Setup of v13:
Design accel_display, start of the top module:
module accel_display(
	input 		          		clk,         
	input 		          		reset_n,
	input 		     [1:0]		SW,
	input 		          		data_update,
	input 		     [15:0]		data_x,
	input 		     [15:0]		data_y,
	output		     [7:0]		HEX0,
	output		     [7:0]		HEX1,
	output		     [7:0]		HEX2,
	output		     [7:0]		HEX3,
	output		reg  [3:0]		VGA_B,
	output		reg  [3:0]		VGA_G,
	output		reg          	VGA_HS,
	output		reg  [3:0]		VGA_R,
	output		reg          	VGA_VS
);
	wire [32:0] smooth_outx, smooth_outy;
	reg  [9:0] pixel_x1, pixel_x2; 
	wire [9:0] x1, x2;
	reg  [9:0] pixel_y1, pixel_y2;
	wire [9:0] y1, y2;
	reg  [7:0] addr;
	wire [11:0] colors;
	reg  [0:0] en;
	reg  [0:0] en_q;
	reg  [9:0] count;
	wire [9:0]  col, row;
	reg  [3:0]   red, green, blue;
	wire  h_sync, v_sync;
	wire  disp_ena;
	smoothFilter x_axis (.clock(clk), .reset_n(reset_n), .enable(VGA_HS), .select(SW[1:0]), .data_x(data_x), 
	                     .data_update(data_update), .smooth_out(smooth_outx));
	smoothFilter y_axis (.clock(clk), .reset_n(reset_n), .enable(VGA_VS), .select(SW[1:0]), .data_x(data_y), 
	                     .data_update(data_update), .smooth_out(smooth_outy));
	BCDconvert BCD_x (.bin(count), .nothing(1'b0), .sign(HEX3), 
	                  .hunBCD(HEX2), .tenBCD(HEX1), .oneBCD(HEX0));
	always @(posedge clk) begin
		if (disp_ena == 1'b1) begin
			VGA_R <= red;
			VGA_B <= blue;
			VGA_G <= green;
		end else begin
			VGA_R <= 4'd0;
			VGA_B <= 4'd0;
			VGA_G <= 4'd0;
		end
		VGA_HS <= h_sync;
		VGA_VS <= v_sync;
	end
	vga_controller control (.pixel_clk(clk), .reset_n(reset_n), .h_sync (h_sync),
                           .v_sync(v_sync), .disp_ena(disp_ena), .column(col), .row(row));
	ram  memory (.clock(clk), .address(addr) , .data_out(colors));
	assign x1 = 10'd311 + smooth_outx[9:0];
	assign x2 = 10'd326 + smooth_outx[9:0];
	assign y1 = 10'd231 + smooth_outy[9:0];
	assign y2 = 10'd246 + smooth_outy[9:0];
	always @(*) begin 
		pixel_x1 = x1;
		pixel_x2 = x2;
	end
	always @(*) begin
  ...
For scale: about 3600 cells after synthesis, roughly 530 flip-flops.
clock: 13.5 ns
lec_check: 0
abc_area: 0
cap_margin: 30
cell_pad_in_sites_detail_placement: 2
cell_pad_in_sites_global_placement: 0
core_aspect_ratio: 1.19
core_margin: 3
core_utilization: 26
cts_cluster_size: 96
gpl_routability_driven: 1
gpl_timing_driven: 0
hold_slack_margin: 0.08
max_routing_layer: met5
place_density_lb_addon: 0.08
setup_slack_margin: -1.12
slew_margin: 15
tns_end_percent: 40
run.sh (not shown) runs the stock make flow with config.mk's settings and CLKGATE_MAP_FILE=.
Final checks on v13, whose flow otherwise completed, came back failing, citing negative setup slack.
### v13 -> v58
Settings: clearing CTS_CLUSTER_SIZE, which used to be 96; swapping 26 for 40 in CORE_UTILIZATION; clearing MAX_ROUTING_LAYER, which used to be met5; clearing ABC_AREA, which used to be 0; swapping 15 for 20 in SLEW_MARGIN; clearing PLACE_DENSITY_LB_ADDON, which used to be 0.08; clearing CELL_PAD_IN_SITES_DETAIL_PLACEMENT, which used to be 2; clearing GPL_ROUTABILITY_DRIVEN, which used to be 1; clearing CELL_PAD_IN_SITES_GLOBAL_PLACEMENT, which used to be 0; clearing HOLD_SLACK_MARGIN, which used to be 0.08; clearing CORE_ASPECT_RATIO, which used to be 1.19; clearing GPL_TIMING_DRIVEN, which used to be 0; putting PLACE_DENSITY at 0.6 where nothing was set; swapping 3 for 2 in CORE_MARGIN; clearing TNS_END_PERCENT, which used to be 40; swapping 30 for 20 in CAP_MARGIN; clearing SETUP_SLACK_MARGIN, which used to be -1.12; swapping 13.5 for 11.1 in the clock period (ns, I/O delays scaled along).
## What came out
For flip-flop and latch area, v58 and v13 come out practically identical. Apart from v13, each of v58 and v13 ends the flow with a layout that passes the timing, design-rule and antenna checks. Detailed placer's ending HPWL (higher): v13. Setup slack: v58 more than v13. When the final numbers for v58 and v13 were put side by side, the count of plain and timing-repair buffers turned out to be smaller in v13.
Input changes introduced in v31 (baseline for comparison: v58):
Settings: an added CTS_CLUSTER_DIAMETER of 238; an added ABC_AREA of 1; a change of CORE_UTILIZATION from 40 to 69; an added CTS_CLUSTER_SIZE of 15; a change of the clock period (ns, I/O delays scaled along) from 11.1 to 9.77.
## What came out
Final checks on v31, whose flow otherwise completed, came back failing, citing negative setup slack. Compared with v58, v31 degrades number of DRC markers in iteration 0. v58 → v31: yosys-reported design area after synthesis went up; insertion delay of the later-clocked pin in the worst-skew pair went down by 0.02 ns; number of H-tree levels did not really move. Re met2 usage in global routing: v31 is 24 points up on v58. The higher tap cell count of v58 and v31 is in v58. Slowest cell on the critical path: sky130_fd_sc_hd__fa_1 -> v31, sky130_fd_sc_hd__or4b_4 -> v58. In the reports for v58 and v31, the smaller placeable core region belongs to v31.

* * *

Starting RTL as in the previous note.
==> flow/config.mk <==
export PLATFORM = sky130hd
export DESIGN_NAME = accel_display
export DESIGN_NICKNAME = accel_display
export VERILOG_FILES = /design/flow/design.v
export SDC_FILE = /design/flow/constraint.sdc
export NUM_CORES = 4
export LEC_CHECK = 0
export ABC_AREA = 1
export CAP_MARGIN = 20
export CELL_PAD_IN_SITES_GLOBAL_PLACEMENT = 3
export CORE_MARGIN = 2
export CORE_UTILIZATION = 40
export GPL_ROUTABILITY_DRIVEN = 0
export HOLD_SLACK_MARGIN = -0.06
export MIN_ROUTING_LAYER = met2
export PLACE_DENSITY_LB_ADDON = 0.28
export SETUP_SLACK_MARGIN = 1.95
export SLEW_MARGIN = 20
==> flow/constraint.sdc <==
create_clock -name core_clock -period 20.0 [get_ports {clk}]
set_input_delay 4.0000 -clock core_clock [delete_from_list [all_inputs] [get_ports {clk}]]
set_output_delay 4.0000 -clock core_clock [all_outputs]
set_load 0.01 [all_outputs]
Rerun with:
- ABC_AREA: 1 -> not set
- PLACE_DENSITY_LB_ADDON: 0.28 -> 0.27
- SETUP_SLACK_MARGIN: 1.95 -> not set
Effect: The changed run went through all stages and came out clean; via count goes down by 14%; first-iteration DRC count goes down by 5.4%; synthesized area goes down by 0.90%.
Rerun with:
- CELL_PAD_IN_SITES_GLOBAL_PLACEMENT: 3 -> not set
- CORE_UTILIZATION: 40 -> 62
- GPL_ROUTABILITY_DRIVEN: 0 -> not set
- HOLD_SLACK_MARGIN: -0.06 -> not set
- MIN_ROUTING_LAYER: met2 -> not set
- PLACE_DENSITY: not set -> 0.6
- PLACE_DENSITY_LB_ADDON: 0.27 -> not set
- clock period: 20.0 -> 8.34 ns (I/O delays scaled with it)
Outcome: This time the run finished but fails on setup timing; cell area went up by 17%; critical path depth went up by 1; cell count went up by 5.3%; worst hold slack barely changes; setup slack is worse by 6.2 ns; via count went down by 17%; die size went down by 35%; sequential cell count stays the same; non-clock buffer count went up by 661.
Rerun with:
- ABC_AREA: not set -> 1
- CORE_UTILIZATION: 62 -> 71
- CTS_CLUSTER_DIAMETER: not set -> 238
- CTS_CLUSTER_SIZE: not set -> 72
- clock period: 8.34 -> 9.11 ns (I/O delays scaled with it)
=>
- This time the run ended with an error in global routing, error GRT-0232
- area after synthesis went up slightly
- die area went down by roughly a tenth
- synthesized cell count is higher by a quarter to a third
Rerun with:
- ABC_AREA: 1 -> not set
- CORE_UTILIZATION: 71 -> 61
- CTS_CLUSTER_DIAMETER: 238 -> not set
- CTS_CLUSTER_SIZE: 72 -> not set
- PLACE_DENSITY: 0.6 -> not set
- SETUP_SLACK_MARGIN: not set -> 3.63
- clock period: 9.11 -> 13.1 ns (I/O delays scaled with it)
Effect: The changed run finished clean; synthesized cell count goes down by 20%; area after synthesis goes down by 0.90%; die size goes up by about 15%.
Rerun with:
- CORE_UTILIZATION: 61 -> 40
- PLACE_DENSITY: not set -> 0.6
- SETUP_SLACK_MARGIN: 3.63 -> not set
- clock period: 13.1 -> 20.0 ns (I/O delays scaled with it)
Effect:
- global-route usage is lower by 11 points
- core utilization falls by 29 points
- wire length came out lower by 14%
- clock-buffer cell count does not change
- via count decreases by 8.1%
- worst setup slack gets better by 2.5 ns
- synthesized area does not change
- final area came out lower by 8.1%
- sequential share of layout area goes up by 2.2 points

* * *

accel_display again, from the RTL that the note above started with.
==> flow/config.mk <==
export PLATFORM = sky130hd
export DESIGN_NAME = accel_display
export DESIGN_NICKNAME = accel_display
export VERILOG_FILES = /design/flow/design.v
export SDC_FILE = /design/flow/constraint.sdc
export NUM_CORES = 4
export LEC_CHECK = 0
export ABC_AREA = 1
export CAP_MARGIN = 20
export CELL_PAD_IN_SITES_GLOBAL_PLACEMENT = 3
export CORE_MARGIN = 2
export CORE_UTILIZATION = 33
export CTS_CLUSTER_DIAMETER = 263
export GPL_ROUTABILITY_DRIVEN = 0
export HOLD_SLACK_MARGIN = -0.06
export MIN_ROUTING_LAYER = met2
export SETUP_SLACK_MARGIN = 1.95
export SLEW_MARGIN = 20
==> flow/constraint.sdc <==
create_clock -name core_clock -period 20.0 [get_ports {clk}]
set_input_delay 4.0000 -clock core_clock [delete_from_list [all_inputs] [get_ports {clk}]]
set_output_delay 4.0000 -clock core_clock [all_outputs]
set_load 0.01 [all_outputs]
The starting point finished clean.
Edit:
- ABC_AREA: 1 -> default
- CELL_PAD_IN_SITES_GLOBAL_PLACEMENT: 3 -> default
- CORE_UTILIZATION: 33 -> 64
- CTS_CLUSTER_DIAMETER: 263 -> default
- GPL_ROUTABILITY_DRIVEN: 0 -> default
- HOLD_SLACK_MARGIN: -0.06 -> default
- MIN_ROUTING_LAYER: met2 -> default
- PLACE_DENSITY: default -> 0.6
- SETUP_SLACK_MARGIN: 1.95 -> default
- clock period: 20.0 -> 12.4 ns (I/O delays scaled with it)
The new run completed without violations.
Clock-buffer cell count drops by 18.
Global-route usage drops by 1.4 points.
Via count drops by 37%.
Setup slack loses 5600 ps.
Edit:
- CORE_UTILIZATION: 64 -> 35
- clock period: 12.4 -> 24.7 ns (I/O delays scaled with it)
Wire length shrinks by 2.6%.
Final cell count came out higher by 13%.

* * *

accel_display again, from the RTL that the note above started with.
make LEC_CHECK=0 CAP_MARGIN=20 CORE_MARGIN=2 CORE_UTILIZATION=70 CTS_CLUSTER_SIZE=34 SETUP_SLACK_MARGIN=1.6 SLEW_MARGIN=20 finish   # period 11.8 ns
Then changed:
- ABC_AREA: unset -> 1
- HOLD_SLACK_MARGIN: unset -> 0.29
- clock period: 11.8 -> 9.85 ns (I/O delays scaled with it)
What happened:
- The changed run aborted during global routing (5_1_grt), error GRT-0116
- synthesized area increases by 0.91%
- die area grows by 0.89%
- synthesized cell count went up by 25%
Then changed:
- CTS_CLUSTER_SIZE: 34 -> unset
- HOLD_SLACK_MARGIN: 0.29 -> unset
- PLACE_DENSITY: unset -> 0.6
- SETUP_SLACK_MARGIN: 1.6 -> unset
- clock period: 9.85 -> 10.1 ns (I/O delays scaled with it)
Result:
- The changed run ran to the end with violations: setup timing
- area after synthesis is unchanged
- die size is unchanged
- synthesized cell count is unchanged
Then changed:
- CTS_CLUSTER_SIZE: unset -> 57
- HOLD_SLACK_MARGIN: unset -> 0.24
- SETUP_SLACK_MARGIN: unset -> 2.6
What happened: Now the flow died in global routing (5_1_grt) (GRT-0232); synthesized cell count does not change; synthesized area does not change; die size is unchanged.

* * *

Starting RTL as in the previous note.
make LEC_CHECK=0 ABC_AREA=0 CAP_MARGIN=0 CELL_PAD_IN_SITES_DETAIL_PLACEMENT=2 CELL_PAD_IN_SITES_GLOBAL_PLACEMENT=2 CORE_MARGIN=2 CORE_UTILIZATION=33 CTS_CLUSTER_DIAMETER=77 GPL_ROUTABILITY_DRIVEN=1 GPL_TIMING_DRIVEN=1 HOLD_SLACK_MARGIN=-0.06 MIN_ROUTING_LAYER=met2 SETUP_SLACK_MARGIN=1.95 SLEW_MARGIN=25 TNS_END_PERCENT=15 finish   # period 20.0 ns
The starting point completed with no timing, DRC or antenna violations.
Edit:
ABC_AREA = default   (was 0)
CAP_MARGIN = 20   (was 0)
CELL_PAD_IN_SITES_DETAIL_PLACEMENT = default   (was 2)
CELL_PAD_IN_SITES_GLOBAL_PLACEMENT = default   (was 2)
CORE_UTILIZATION = 54   (was 33)
CTS_CLUSTER_DIAMETER = default   (was 77)
GPL_ROUTABILITY_DRIVEN = default   (was 1)
GPL_TIMING_DRIVEN = default   (was 1)
HOLD_SLACK_MARGIN = default   (was -0.06)
MIN_ROUTING_LAYER = default   (was met2)
PLACE_DENSITY = 0.6   (was default)
SETUP_SLACK_MARGIN = default   (was 1.95)
SLEW_MARGIN = 20   (was 25)
TNS_END_PERCENT = default   (was 15)
clock period = 16.2 ns   (was 20.0 ns; I/O delays follow)
What happened: Critical path depth came out higher by 1; routed wire length falls by about 26%; register-to-register slack loses 3000 ps; count of clock-buffer cells in the layout falls by 29.
Edit:
CORE_UTILIZATION = 60   (was 54)
PLACE_DENSITY = default   (was 0.6)
SETUP_SLACK_MARGIN = 3.42   (was default)
clock period = 11.8 ns   (was 16.2 ns; I/O delays follow)
Result: Routed wire length is higher by 11%; count of clock-buffer cells in the layout is lower by 1; final cell count is higher by 2.1%; area after synthesis stays the same; synthesized cell count is unchanged; sequential cell count stays the same; worst setup slack is worse by 690 ps.
Edit:
CORE_UTILIZATION = 40   (was 60)
PLACE_DENSITY = 0.6   (was default)
SETUP_SLACK_MARGIN = default   (was 3.42)
clock period = 16.2 ns   (was 11.8 ns; I/O delays follow)
After rerunning: The changed run passed the timing, design-rule and antenna checks; utilization falls by 28 points; clock-buffer cell count rises by 6; worst setup slack gets better by 580 ps.
Edit:
CAP_MARGIN = 5   (was 20)
CORE_UTILIZATION = 72   (was 40)
PLACE_DENSITY = default   (was 0.6)
clock period = 13.9 ns   (was 16.2 ns; I/O delays follow)
Effect:
- wire length is higher by 5.8%
- global-route usage is higher by 14 points
- die area is lower by 44%
- critical path depth does not change
- non-clock buffer count is higher by 8
- cell area is lower by 1.2%
- setup slack degrades by 590 ps
Edit:
ABC_AREA = 1   (was default)
CAP_MARGIN = 20   (was 5)
CTS_CLUSTER_SIZE = 40   (was default)
SETUP_SLACK_MARGIN = -0.7   (was default)
clock period = 9.02 ns   (was 13.9 ns; I/O delays follow)
Result: With this change the flow reached the layout checks and failed them: setup timing; register-to-register slack loses 2900 ps; final area is higher by 14%; setup slack loses 2300 ps; sequential share of layout area is lower by 3.4 points; routed wire length is higher by 39%; die area is higher by 0.89%; via count is higher by 34%.

* * *

Setup of job 9457:
accel_display again, from the RTL that the note above started with.
Settings: LEC_CHECK=0, CAP_MARGIN=30, CELL_PAD_IN_SITES_GLOBAL_PLACEMENT=0, CORE_ASPECT_RATIO=1.19, CORE_MARGIN=3, CORE_UTILIZATION=26, CTS_CLUSTER_SIZE=96, GPL_ROUTABILITY_DRIVEN=1, GPL_TIMING_DRIVEN=0, MAX_ROUTING_LAYER=met4, PLACE_DENSITY_LB_ADDON=0.11, SETUP_SLACK_MARGIN=-1.12, SLEW_MARGIN=15, TNS_END_PERCENT=35; clock period 17.7 ns.
Job 9457 finished every step from synthesis to the final layout, and the layout passed the timing, design-rule and antenna checks.
Changes in job 6633 relative to job 9457:
Settings: swapping 30 for 20 in CAP_MARGIN; swapping -1.12 for 3.8 in SETUP_SLACK_MARGIN; clearing TNS_END_PERCENT, which used to be 35; swapping 15 for 20 in SLEW_MARGIN; swapping 96 for 41 in CTS_CLUSTER_SIZE; clearing GPL_TIMING_DRIVEN, which used to be 0; clearing GPL_ROUTABILITY_DRIVEN, which used to be 1; clearing PLACE_DENSITY_LB_ADDON, which used to be 0.11; clearing MAX_ROUTING_LAYER, which used to be met4; clearing CELL_PAD_IN_SITES_GLOBAL_PLACEMENT, which used to be 0; swapping 26 for 68 in CORE_UTILIZATION; clearing CORE_ASPECT_RATIO, which used to be 1.19; swapping 3 for 2 in CORE_MARGIN; swapping 17.7 for 13.2 in the clock period (ns, I/O delays scaled along).
==> comparison <==
Of the two values seen for last element of the critical path, HEX1[0] was produced by job 9457 and HEX2[1] by job 6633.
Going from job 9457 to job 6633, layout overhead on the synthesized area rose 5.7 points; final design area excluding fillers rose 5.0%; number of placed I/O pins about even; number of non-filler instances in the completed layout fell about 19%.
Global-route wire length before repair, job 9457 and job 6633: smaller value in job 6633
### job 6633 -> job 5241
Settings: SETUP_SLACK_MARGIN changed from 3.8 to 3.08; the clock period (ns, I/O delays scaled along) changed from 13.2 to 13.1.
## What came out
Worst setup path endpoint = HEX1[6]: job 5241; worst setup path endpoint = HEX2[1]: job 6633
Looking at job 6633 and job 5241, the count of cells along the worst hold path is a wash.
Diff job 6633 and job 5241: layout overhead on the synthesized area lower in job 5241
The global routing usage on met2 was comparable across job 6633 and job 5241.
Looking at total global-route track usage, job 5241 sits 0.72 points below job 6633.
Number of fill cells in the layout is higher on job 5241
Met1 track demand over resource, job 6633 and job 5241: larger value in job 6633
Setup changes, job 5241 to job 7976
Settings: SETUP_SLACK_MARGIN changed from 3.08 to -1.25; the clock period (ns, I/O delays scaled along) changed from 13.1 to 13.2.
Per the final summary, job 5241 finished and its layout is clean on timing, DRC and antenna.
From the logs: job 7976 reached the end of the flow and failed the layout checks with setup timing.
Hold violation count in the final report came out exactly the same in job 7976 and job 5241.
Side by side, global-route usage turned out lower in job 7976 than in job 5241.
The slack of the worst reg-to-reg path number comes out higher for job 5241 vs job 7976.
Wire length on met1 sits lower in job 7976 than in job 5241.
